// vedic_mult8_reg
module vedic_mult8_reg (
  input  wire        clk,
  input  wire [7:0]  a,
  input  wire [7:0]  b,
  output reg  [15:0] p
);
  reg  [7:0]  a_q, b_q;
  wire [15:0] prod;
  bit_8_vedic u_mult (.in1(a_q), .in2(b_q), .out(prod));
  always @(posedge clk) begin
    a_q <= a;
    b_q <= b;
    p   <= prod;
  end
endmodule
For scale: ~460 cells after synthesis, roughly 32 flip-flops, ~33 I/O pins, about 0.0034 mm2 of cells after synthesis.
Settings: LEC_CHECK=0, ABC_AREA=1, CAP_MARGIN=0, CORE_MARGIN=7, CORE_UTILIZATION=53, CTS_CLUSTER_DIAMETER=331, CTS_CLUSTER_SIZE=100, GPL_ROUTABILITY_DRIVEN=1, GPL_TIMING_DRIVEN=0, SLEW_MARGIN=20, TNS_END_PERCENT=35; clock period 3.42 ns.
run.sh (not shown) runs the stock make flow with config.mk's settings and CLKGATE_MAP_FILE=.
The starting point reached the layout checks and failed them: setup timing.
Change:
Settings changed: ABC_AREA 1 to default, CAP_MARGIN 0 to 15, CORE_MARGIN 7 to 4, CORE_UTILIZATION 53 to 17, CTS_CLUSTER_DIAMETER 331 to 278, CTS_CLUSTER_SIZE 100 to default, HOLD_SLACK_MARGIN from default to 0.04, MAX_ROUTING_LAYER from default to met4, TNS_END_PERCENT 35 to default.
Effect: The new run completed, yet does not pass: setup timing; clock-buffer cell count goes up by 1; global-route usage shrinks by 11 points; register-to-register slack got worse by 0.05 ns; sequential share of layout area decreases by 0.79 points; total power increases by 15%; wire length came out lower by 0.55%; via count decreases by 15%.
Change:
Settings changed: CAP_MARGIN 15 to 20, CORE_MARGIN 4 to 2, CORE_UTILIZATION 17 to 62, CTS_CLUSTER_DIAMETER 278 to default, GPL_ROUTABILITY_DRIVEN 1 to default, GPL_TIMING_DRIVEN 0 to default, HOLD_SLACK_MARGIN 0.04 to default, MAX_ROUTING_LAYER met4 to default.
Clock period 3.42 ns to 4.58 ns, I/O delays scaled along.
- The new run completed, yet does not pass: setup timing
- clock power shrinks by 58%
- routed wire length goes up by 18%
- cell area fell by 6.1%
- die area went down by 73%
Change:
Settings changed: CAP_MARGIN 20 to 10, CORE_UTILIZATION 62 to 72, CTS_CLUSTER_SIZE from default to 15.
Clock period 4.58 ns to 2.54 ns, I/O delays scaled along.
With this change the flow did not get past 3_5_place_dp.
Area after synthesis does not change.
Synthesized cell count is unchanged.
Die area is lower by 13%.
Change:
Settings changed: CAP_MARGIN 10 to 20, CORE_UTILIZATION 72 to 40, CTS_CLUSTER_SIZE 15 to default.
Clock period 2.54 ns to 5.1 ns, I/O delays scaled along.
Outcome: The changed run completed with no timing, DRC or antenna violations. Synthesized area stays the same. Synthesized cell count is unchanged. Die area went up by 75%.
Change:
Settings changed: ABC_AREA from default to 1, CELL_PAD_IN_SITES_GLOBAL_PLACEMENT from default to 2, CORE_ASPECT_RATIO from default to 0.5, CTS_CLUSTER_DIAMETER from default to 310, CTS_CLUSTER_SIZE from default to 87, PLACE_DENSITY_LB_ADDON from default to 0.01, TNS_END_PERCENT from default to 5.
After rerunning: Worst setup slack improved by 0.10 ns; non-clock buffer count drops by 9; wire length climbs by 12%.

---

vedic_mult8_reg again, from the RTL that the note above started with.
Design vedic_mult8_reg, start of the top module:
module vedic_mult8_reg (
  input  wire        clk,
  input  wire [7:0]  a,
  input  wire [7:0]  b,
  output reg  [15:0] p
);
clock: 3.42 ns
lec_check: 0
abc_area: 0
cap_margin: 35
core_margin: 7
core_utilization: 53
cts_cluster_diameter: 331
cts_cluster_size: 100
gpl_routability_driven: 1
gpl_timing_driven: 1
slew_margin: 20
tns_end_percent: 35
The first run ran to the end with violations: negative setup slack.
Rerun with:
ABC_AREA = unset   (was 0)
CORE_MARGIN = 2   (was 7)
CORE_UTILIZATION = 68   (was 53)
CTS_CLUSTER_DIAMETER = 90   (was 331)
CTS_CLUSTER_SIZE = unset   (was 100)
HOLD_SLACK_MARGIN = -0.08   (was unset)
SETUP_SLACK_MARGIN = -0.09   (was unset)
TNS_END_PERCENT = unset   (was 35)
clock period = 4.68 ns   (was 3.42 ns; I/O delays follow)
What happened: The changed run finished but fails on negative setup slack; final cell count drops by a few percent; worst setup slack gains 940 ps; die area drops by well over a third; flip-flop count stays the same; fmax drops by a few percent; clock skew barely changes; sequential share of layout area drops by 0.10 points; critical path depth climbs by 1; synthesized area does not change; clock power drops by well over a third; final area climbs slightly.
Rerun with:
ABC_AREA = 0   (was unset)
CORE_UTILIZATION = 66   (was 68)
CTS_CLUSTER_DIAMETER = unset   (was 90)
GPL_ROUTABILITY_DRIVEN = unset   (was 1)
GPL_TIMING_DRIVEN = unset   (was 1)
HOLD_SLACK_MARGIN = unset   (was -0.08)
SETUP_SLACK_MARGIN = 1.17   (was -0.09)
clock period = 4.4 ns   (was 4.68 ns; I/O delays follow)
Effect:
- The new run did not get past 5_1_grt
- synthesized cell count is unchanged
- area after synthesis is unchanged
- die size is higher by 2.9%
Rerun with:
ABC_AREA = unset   (was 0)
CAP_MARGIN = 20   (was 35)
CORE_UTILIZATION = 68   (was 66)
SETUP_SLACK_MARGIN = -0.31   (was 1.17)
clock period = 4.66 ns   (was 4.4 ns; I/O delays follow)
Outcome: The new run produced a layout that fails on negative setup slack; area after synthesis stays the same; die size drops by 2.8%; synthesized cell count does not change.
Rerun with:
CORE_UTILIZATION = 65   (was 68)
SETUP_SLACK_MARGIN = unset   (was -0.31)
clock period = 2.54 ns   (was 4.66 ns; I/O delays follow)
Outcome: Now the flow failed in 5_1_grt (GRT-0232). Die area goes up by 4.4%. Synthesized cell count stays the same. Area after synthesis does not change.
Rerun with:
CORE_UTILIZATION = 40   (was 65)
MAX_ROUTING_LAYER = met4   (was unset)
MIN_ROUTING_LAYER = met2   (was unset)
TNS_END_PERCENT = 45   (was unset)
clock period = 4.99 ns   (was 2.54 ns; I/O delays follow)
With this change the flow passed the timing, design-rule and antenna checks; synthesized cell count stays the same; area after synthesis does not change; die size grows by 59%.
Power figures rest on the tool's default switching activity, not on a simulated workload.
